## FpCustomAddSub
module FpCustomAddSub 
# (
	parameter	ManWidth	=	16,
	parameter	ExpWidth	=	6
)
(Rst_i,Clk_i,A_i,B_i,AddSub_i,Nd_i,Result_o,ResultValid_o);
Settings: LEC_CHECK=0, ABC_AREA=1, CAP_MARGIN=20, CORE_MARGIN=4, CORE_UTILIZATION=40, CTS_CLUSTER_DIAMETER=119, CTS_CLUSTER_SIZE=78, GPL_TIMING_DRIVEN=0, HOLD_SLACK_MARGIN=0.27, MIN_ROUTING_LAYER=met1, SLEW_MARGIN=20, TNS_END_PERCENT=75; clock period 3.89 ns.
run.sh (not shown) runs the stock make flow with config.mk's settings and CLKGATE_MAP_FILE=.
Change:
Settings changed: ABC_AREA 1 to unset, CORE_MARGIN 4 to 2, CTS_CLUSTER_DIAMETER 119 to unset, CTS_CLUSTER_SIZE 78 to unset, GPL_TIMING_DRIVEN 0 to unset, HOLD_SLACK_MARGIN 0.27 to unset, MIN_ROUTING_LAYER met1 to unset, TNS_END_PERCENT 75 to unset.
Clock period 3.89 ns to 3.87 ns, I/O delays scaled along.
After rerunning: Utilization goes up by 0.79 points; critical path depth falls by 7; worst setup slack loses 350 ps; synthesized area barely changes; synthesized cell count decreases by about a fifth; power grows by a few percent; sequential share of layout area goes down by 0.58 points; routed wire length goes down by roughly a tenth.
Change:
Settings changed: CORE_UTILIZATION 40 to 64.
Clock period 3.87 ns to 2.19 ns, I/O delays scaled along.
The changed run died in 5_1_grt (GRT-0232).
Die area went down by 37%.
Synthesized area does not change.
Synthesized cell count does not change.
Change:
Settings changed: CORE_UTILIZATION 64 to 65.
This time the run ended with an error in 4_1_cts.
Die area came out lower by 1.5%.
Synthesized cell count is unchanged.
Area after synthesis stays the same.
Change:
Settings changed: CORE_UTILIZATION 65 to 13.
Clock period 2.19 ns to 6.84 ns, I/O delays scaled along.
This time the run passed the timing, design-rule and antenna checks.
Die size goes up to 4.8 times its value.
Area after synthesis does not change.
Synthesized cell count does not change.
Change:
Settings changed: CORE_UTILIZATION 13 to 66, SETUP_SLACK_MARGIN set to 0.61.
Clock period 6.84 ns to 2.35 ns, I/O delays scaled along.
Result: The new run stopped in 4_1_cts with DPL-0038; synthesized cell count stays the same; area after synthesis is unchanged; die area decreases by 79%.

* * *

FpCustomAddSub again, from the RTL that the note above started with.
## FpCustomAddSub
module FpCustomAddSub 
# (
	parameter	ManWidth	=	16,
	parameter	ExpWidth	=	6
)
(Rst_i,Clk_i,A_i,B_i,AddSub_i,Nd_i,Result_o,ResultValid_o);
clock: 3.89 ns
lec_check: 0
abc_area: 1
cap_margin: 20
core_margin: 4
core_utilization: 40
cts_cluster_diameter: 119
cts_cluster_size: 78
gpl_timing_driven: 0
min_routing_layer: met2
slew_margin: 20
The starting point completed and failed the layout checks on DRC.
Then changed:
Settings changed: CORE_MARGIN 4 to 2, CTS_CLUSTER_DIAMETER 119 to unset, CTS_CLUSTER_SIZE 78 to unset, GPL_TIMING_DRIVEN 0 to unset, MAX_ROUTING_LAYER set to met4, MIN_ROUTING_LAYER met2 to unset.
Clock period 3.89 ns to 4.5 ns, I/O delays scaled along.
With this change the flow finished with timing, DRC and antenna clean.
Cell count came out lower by 2.1%.
Setup slack is better by 0.53 ns.
Wire length came out lower by 11%.
Then changed:
Settings changed: CORE_MARGIN 2 to 9, CTS_CLUSTER_DIAMETER set to 119, GPL_TIMING_DRIVEN set to 0, MAX_ROUTING_LAYER met4 to unset.
Result: The changed run completed without violations. Setup slack loses 0.028 ns. Fmax decreases by 0.85%. Sequential cell count is unchanged. Wire length is higher by 9.4%. Non-clock buffer count increases by 28. Area after synthesis does not change. Via count came out higher by 2.1%. Design area rose by 1.7%. Count of clock-buffer cells in the layout went up by 2. Core utilization climbs by 0.84 points.

* * *

FpCustomAddSub again, from the RTL that the note above started with.
// FpCustomAddSub
module FpCustomAddSub 
# (
	parameter	ManWidth	=	16,
	parameter	ExpWidth	=	6
)
(Rst_i,Clk_i,A_i,B_i,AddSub_i,Nd_i,Result_o,ResultValid_o);	
	function integer Log2;
	input integer value;
		begin
			Log2 = 0;
			while (value > 1) begin
				value   = value >> 1;
				Log2    = Log2 + 1;
			end
		end
	endfunction
	localparam	InOutWidth	=	1+ExpWidth+ManWidth;
	localparam	ExtManWidth	=	ManWidth+1;
	localparam	Stages	=	Log2(InOutWidth);
	input	Rst_i;
	input	Clk_i;
	input	[InOutWidth-1:0]	A_i;
	input	[InOutWidth-1:0]	B_i;
	input	AddSub_i;
	input	Nd_i;
	output	[InOutWidth-1:0]	Result_o;
	output	ResultValid_o;
	wire	signB	=	B_i[InOutWidth-1]^AddSub_i;
	wire	[InOutWidth-2:0]	absA	=	A_i[InOutWidth-2:0];
	wire	[InOutWidth-2:0]	absB	=	B_i[InOutWidth-2:0];
	reg		[InOutWidth-1:0]	muxA;
	reg		[InOutWidth-1:0]	muxB;
	reg	impliedA;
	reg	impliedB;
	reg	[InOutWidth-1:0]	muxAReg;
	reg	[InOutWidth-1:0]	muxBReg;
	reg	[ExpWidth-1:0]		expDiff;
	reg	addSubOrepation;
	wire	[ManWidth:0]	manA	=	{impliedA,	muxAReg[ManWidth-1:0]};
	wire	[ManWidth:0]	manB	=	{impliedB,	muxBReg[ManWidth-1:0]};
	reg	[ManWidth:0]	manANorm;
	reg	[ManWidth:0]	manBNorm;
	reg	addSubOrepationReg;
	reg	[ExtManWidth:0]	manSum;
	wire	[Stages-1:0]	distance;
	wire	[ExtManWidth+1:0]	dataArray	[0:Stages];
	wire	[Stages+1:0]	distanceR	=	{2'b00,distanceR1};
	reg		[ExtManWidth-1:0]	manSumReg;
	wire	[ExtManWidth-1:0]	normCMan	=	manSumReg	<<	distanceR1[Stages-1:0];	 
	reg	[ManWidth-1:0]	manC;
	reg	[ExpWidth-1:0]	expAPipe	[0:4];
	reg	[ExpWidth-1:0]	expC;
	reg	[4:0]	signC;
	reg	[8:0]	valid;
	assign  dataArray [0]	=	manSum;		
	assign	Result_o	=	{signC[4],expC,manC};
	assign	ResultValid_o	=	valid[4];
	always	@(*)	begin
		if	(absA<absB)	begin
			muxA	<=	{signB,absB};
			muxB	<=	{A_i[InOutWidth-1],absA};
		end	else	begin
			muxA	<=	{A_i[InOutWidth-1],absA};
			muxB	<=	{signB,absB};
		end 
	end
	always	@(posedge	Clk_i)	begin
		if	(muxA	[InOutWidth-2 -:ExpWidth]	==	8'h00)	begin	 
			impliedA	<=	1'b0;	 
		end	else	begin
			impliedA	<=	1'b1;	 
		end
		if	(muxB	[InOutWidth-2 -:ExpWidth]	==	8'h00)	begin	 
			impliedB	<=	1'b0;
		end	else	begin
			impliedB	<=	1'b1;
		end
		muxAReg	<=	muxA;
		muxBReg	<=	muxB;
		expDiff	<=	muxA[InOutWidth-2 -:ExpWidth]	-	muxB[InOutWidth-2 -:ExpWidth];	 
		addSubOrepation	<=	muxA[InOutWidth-1]	^	muxB[InOutWidth-1];	 
	end
	always	@(posedge	Clk_i)	begin
		manANorm	<=	manA;
		manBNorm	<=	manB	>>	expDiff;	 
  ...
clock: 3.19 ns
lec_check: 0
cap_margin: 20
core_margin: 2
core_utilization: 72
place_density: 0.77
setup_slack_margin: -0.16
slew_margin: 20
The baseline reached the layout checks and failed them: setup timing.
Edit:
CORE_UTILIZATION = 32   (was 72)
PLACE_DENSITY = default   (was 0.77)
SETUP_SLACK_MARGIN = default   (was -0.16)
clock period = 3.87 ns   (was 3.19 ns; I/O delays follow)
Effect:
- This time the run completed with no timing, DRC or antenna violations
- sequential cell count does not change
- global-route usage decreases by 35 points
- final area drops by a few percent
- setup slack improved by 1300 ps
Edit:
CORE_UTILIZATION = 57   (was 32)
SETUP_SLACK_MARGIN = 0.6   (was default)
clock period = 2.19 ns   (was 3.87 ns; I/O delays follow)
With this change the flow did not get past global routing (DPL-0038).
Area after synthesis stays the same.
Die area drops by 43%.
Synthesized cell count stays the same.
Edit:
CORE_UTILIZATION = 66   (was 57)
SETUP_SLACK_MARGIN = default   (was 0.6)
clock period = 3.66 ns   (was 2.19 ns; I/O delays follow)
Now the flow produced a layout that fails on setup timing; die size falls by roughly a tenth; area after synthesis stays the same; synthesized cell count stays the same.

* * *

FpCustomAddSub again, from the RTL that the note above started with.
Settings: LEC_CHECK=0, ABC_AREA=1, CAP_MARGIN=20, CELL_PAD_IN_SITES_DETAIL_PLACEMENT=0, CELL_PAD_IN_SITES_GLOBAL_PLACEMENT=1, CORE_MARGIN=10, CORE_UTILIZATION=45, CTS_CLUSTER_DIAMETER=379, CTS_CLUSTER_SIZE=84, MAX_ROUTING_LAYER=met5, PLACE_DENSITY=0.36, SETUP_SLACK_MARGIN=-0.23, SLEW_MARGIN=0, TNS_END_PERCENT=15; clock period 2.65 ns.
The first run finished with negative setup slack left.
Edit:
- ABC_AREA: 1 -> 0
- CORE_MARGIN: 10 -> 2
- CORE_UTILIZATION: 45 -> 72
- CTS_CLUSTER_DIAMETER: 379 -> 92
- PLACE_DENSITY: 0.36 -> default
- PLACE_DENSITY_LB_ADDON: default -> 0.0
- SETUP_SLACK_MARGIN: -0.23 -> 0.47
- TNS_END_PERCENT: 15 -> 85
- clock period: 2.65 -> 1.62 ns (I/O delays scaled with it)
After rerunning: The new run stopped in global placement without I/O (FLW-0024). Die area decreases by 49%. Area after synthesis is about the same. Synthesized cell count decreases by 22%.
Edit:
- ABC_AREA: 0 -> default
- CELL_PAD_IN_SITES_DETAIL_PLACEMENT: 0 -> default
- CELL_PAD_IN_SITES_GLOBAL_PLACEMENT: 1 -> default
- CORE_UTILIZATION: 72 -> 65
- CTS_CLUSTER_DIAMETER: 92 -> default
- CTS_CLUSTER_SIZE: 84 -> default
- MAX_ROUTING_LAYER: met5 -> default
- PLACE_DENSITY_LB_ADDON: 0.0 -> default
- SETUP_SLACK_MARGIN: 0.47 -> default
- SLEW_MARGIN: 0 -> 20
- TNS_END_PERCENT: 85 -> default
- clock period: 1.62 -> 4.66 ns (I/O delays scaled with it)
- This time the run went through all stages and came out clean
- synthesized cell count is unchanged
- area after synthesis does not change
- die area is higher by 10%
Edit:
- CORE_UTILIZATION: 65 -> 57
- SETUP_SLACK_MARGIN: default -> -0.18
- clock period: 4.66 -> 2.19 ns (I/O delays scaled with it)
Effect: With this change the flow reached the layout checks and failed them: negative setup slack. Worst hold slack is worse by 0.089 ns. Core utilization increases by 5.4 points. Global-route usage increases by 2.7 points.
Edit:
- CORE_UTILIZATION: 57 -> 66
- CTS_CLUSTER_DIAMETER: default -> 100
- SETUP_SLACK_MARGIN: -0.18 -> default
- clock period: 2.19 -> 2.35 ns (I/O delays scaled with it)
Outcome: The changed run ended with an error in clock tree synthesis. Synthesized cell count stays the same. Die area is lower by roughly a tenth. Synthesized area stays the same.
Edit:
- CORE_UTILIZATION: 66 -> 67
- CTS_CLUSTER_DIAMETER: 100 -> 212
- CTS_CLUSTER_SIZE: default -> 34
The new run aborted during clock tree synthesis on DPL-0033.
Die area came out lower by 1.4%.
Synthesized area stays the same.
Synthesized cell count stays the same.

* * *

Setup of JK:
The RTL this note starts from:
==> flow/design.v <==
module FpCustomAddSub 
# (
	parameter	ManWidth	=	16,
	parameter	ExpWidth	=	6
)
(Rst_i,Clk_i,A_i,B_i,AddSub_i,Nd_i,Result_o,ResultValid_o);	
	function integer Log2;
	input integer value;
		begin
			Log2 = 0;
			while (value > 1) begin
				value   = value >> 1;
				Log2    = Log2 + 1;
			end
		end
	endfunction
	localparam	InOutWidth	=	1+ExpWidth+ManWidth;
	localparam	ExtManWidth	=	ManWidth+1;
	localparam	Stages	=	Log2(InOutWidth);
	input	Rst_i;
	input	Clk_i;
	input	[InOutWidth-1:0]	A_i;
	input	[InOutWidth-1:0]	B_i;
	input	AddSub_i;
	input	Nd_i;
	output	[InOutWidth-1:0]	Result_o;
	output	ResultValid_o;
	wire	signB	=	B_i[InOutWidth-1]^AddSub_i;
	wire	[InOutWidth-2:0]	absA	=	A_i[InOutWidth-2:0];
	wire	[InOutWidth-2:0]	absB	=	B_i[InOutWidth-2:0];
	reg		[InOutWidth-1:0]	muxA;
	reg		[InOutWidth-1:0]	muxB;
	reg	impliedA;
	reg	impliedB;
	reg	[InOutWidth-1:0]	muxAReg;
	reg	[InOutWidth-1:0]	muxBReg;
	reg	[ExpWidth-1:0]		expDiff;
	reg	addSubOrepation;
	wire	[ManWidth:0]	manA	=	{impliedA,	muxAReg[ManWidth-1:0]};
	wire	[ManWidth:0]	manB	=	{impliedB,	muxBReg[ManWidth-1:0]};
	reg	[ManWidth:0]	manANorm;
	reg	[ManWidth:0]	manBNorm;
	reg	addSubOrepationReg;
	reg	[ExtManWidth:0]	manSum;
	wire	[Stages-1:0]	distance;
	wire	[ExtManWidth+1:0]	dataArray	[0:Stages];
	wire	[Stages+1:0]	distanceR	=	{2'b00,distanceR1};
	reg		[ExtManWidth-1:0]	manSumReg;
	wire	[ExtManWidth-1:0]	normCMan	=	manSumReg	<<	distanceR1[Stages-1:0];	 
	reg	[ManWidth-1:0]	manC;
	reg	[ExpWidth-1:0]	expAPipe	[0:4];
	reg	[ExpWidth-1:0]	expC;
	reg	[4:0]	signC;
	reg	[8:0]	valid;
	assign  dataArray [0]	=	manSum;		
	assign	Result_o	=	{signC[4],expC,manC};
	assign	ResultValid_o	=	valid[4];
	always	@(*)	begin
		if	(absA<absB)	begin
			muxA	<=	{signB,absB};
			muxB	<=	{A_i[InOutWidth-1],absA};
		end	else	begin
			muxA	<=	{A_i[InOutWidth-1],absA};
			muxB	<=	{signB,absB};
		end 
	end
	always	@(posedge	Clk_i)	begin
		if	(muxA	[InOutWidth-2 -:ExpWidth]	==	8'h00)	begin	 
			impliedA	<=	1'b0;	 
		end	else	begin
			impliedA	<=	1'b1;	 
		end
		if	(muxB	[InOutWidth-2 -:ExpWidth]	==	8'h00)	begin	 
			impliedB	<=	1'b0;
		end	else	begin
			impliedB	<=	1'b1;
		end
		muxAReg	<=	muxA;
		muxBReg	<=	muxB;
		expDiff	<=	muxA[InOutWidth-2 -:ExpWidth]	-	muxB[InOutWidth-2 -:ExpWidth];	 
		addSubOrepation	<=	muxA[InOutWidth-1]	^	muxB[InOutWidth-1];	 
	end
	always	@(posedge	Clk_i)	begin
		manANorm	<=	manA;
		manBNorm	<=	manB	>>	expDiff;	 
		addSubOrepationReg <= addSubOrepation;
	end
	always	@(posedge	Clk_i)	begin
		if	(Rst_i)	begin
			manSum	<=	{ExtManWidth{1'b0}};
		end	else	if	(!addSubOrepationReg)	begin
			manSum	<=	{1'b0,	manANorm}	+	{1'b0,	manBNorm};
		end	else	begin
			manSum	<=	{1'b0,	manANorm}	-	{1'b0,	manBNorm};
		end
	end
	genvar	i;
	generate	
		for (i=0; i<Stages; i=i+1)	begin: searchMSB
			wire [ExtManWidth+1:0] dataIn;	
			wire [ExtManWidth+1:0] shitedDataOut;
			wire [ExtManWidth+1:0] dataOut;
			assign  dataIn = dataArray[i];
			wire    shiftDesired = ~|(dataIn[ExtManWidth+1:ExtManWidth+1-(1 << (Stages-1-i))]);
			assign  distance[(Stages-1-i)] = shiftDesired;		
			assign  shitedDataOut = dataIn << (1 << (Stages-1-i));	
			assign  dataOut = shiftDesired ? shitedDataOut : dataIn;	
			assign  dataArray[i+1] = dataOut;
		end
		reg	[Stages-1:0]	distanceR1;
		always	@(posedge	Clk_i)	begin
			distanceR1	<=	distance;
		end
	endgenerate	
	always	@(posedge	Clk_i)	begin
		manSumReg	<=	manSum	[ExtManWidth-1 -:ExtManWidth];
	end
	always	@(posedge	Clk_i)	begin
		if	(Rst_i)	begin
			manC	<=	{ManWidth{1'b0}};
		end	else	begin
			manC	<=	normCMan	[ExtManWidth-1 -:ManWidth];	 
		end
	end
	always	@(posedge	Clk_i)	begin	
		expAPipe[0]	<=	muxA[InOutWidth-2 -:ExpWidth];	 
		expAPipe[1]	<=	expAPipe[0];
		expAPipe[2]	<=	expAPipe[1];
		expAPipe[3]	<=	expAPipe[2];
		expAPipe[4]	<=	expAPipe[3];
	end
	always	@(posedge	Clk_i)	begin
		if	(&distanceR1)	begin
			expC	<=	{ExpWidth{1'b0}};
		end	else	begin
			if	(expAPipe[3]	>=	distanceR)	begin
				expC	<=	expAPipe[3]-distanceR+1;			 
			end	else	begin
				expC	<=	{{ExpWidth+1{1'b0}},1'b1};
			end
		end	
	end
	always	@(posedge	Clk_i)	begin
		signC	<=	{signC[3:0],	muxA[InOutWidth-1]};
	end
	always	@(posedge	Clk_i)	begin
		valid	<=	{valid[7:0],Nd_i};
	end	
endmodule
make LEC_CHECK=0 CAP_MARGIN=20 CORE_MARGIN=2 CORE_UTILIZATION=70 CTS_CLUSTER_DIAMETER=212 CTS_CLUSTER_SIZE=34 SLEW_MARGIN=20 finish   # period 3.66 ns
Looking at the reports, JK completed the entire flow and the layout it produced met the timing, design-rule and antenna checks.
Input-level comparison between MS and JK:
# JK
export LEC_CHECK = 0
export CAP_MARGIN = 20
export CORE_MARGIN = 2
export CORE_UTILIZATION = 70
export CTS_CLUSTER_DIAMETER = 212
export CTS_CLUSTER_SIZE = 34
export SLEW_MARGIN = 20
create_clock -name core_clock -period 3.66 [get_ports {Clk_i}]
# MS
export LEC_CHECK = 0
export CAP_MARGIN = 20
export CORE_MARGIN = 2
export CORE_UTILIZATION = 40
export SLEW_MARGIN = 20
create_clock -name core_clock -period 4.5 [get_ports {Clk_i}]
Results
Compared with JK, in MS fmax shows a reduction of 6.3%; worst hold slack comparable; clock period minus final worst setup slack went up 0.24 ns; sequential fraction of total cell area now sits higher.
Sort MS and JK by fraction of standard cell area in multi-input logic, descending, and MS comes first.
JK vs MS, cell with the biggest individual delay on the critical path: sky130_fd_sc_hd__or4_4 vs sky130_fd_sc_hd__nor3_1
| number of DRC violations after detailed-routing iteration 0 | MS vs JK | better |
For AL, these inputs were changed with respect to MS:
# MS
export LEC_CHECK = 0
export CAP_MARGIN = 20
export CORE_MARGIN = 2
export CORE_UTILIZATION = 40
export SLEW_MARGIN = 20
create_clock -name core_clock -period 4.5 [get_ports {Clk_i}]
# AL
export LEC_CHECK = 0
export CAP_MARGIN = 20
export CORE_MARGIN = 9
export CORE_UTILIZATION = 40
export GPL_TIMING_DRIVEN = 0
export SLEW_MARGIN = 20
create_clock -name core_clock -period 4.5 [get_ports {Clk_i}]
Notes after the runs:
- MS and AL ended up with roughly the same total power after layout.
- Of MS and AL, AL shows the higher combinational share of power, with MS below it.
- Of the two values seen for worst-path cell with the longest stage delay, sky130_fd_sc_hd__clkdlybuf4s50_1 was produced by AL and sky130_fd_sc_hd__nor3_1 by MS.
- When AL is measured against MS, its clock group power turns out about 4% lower.
Power and IR drop assume default switching activity.
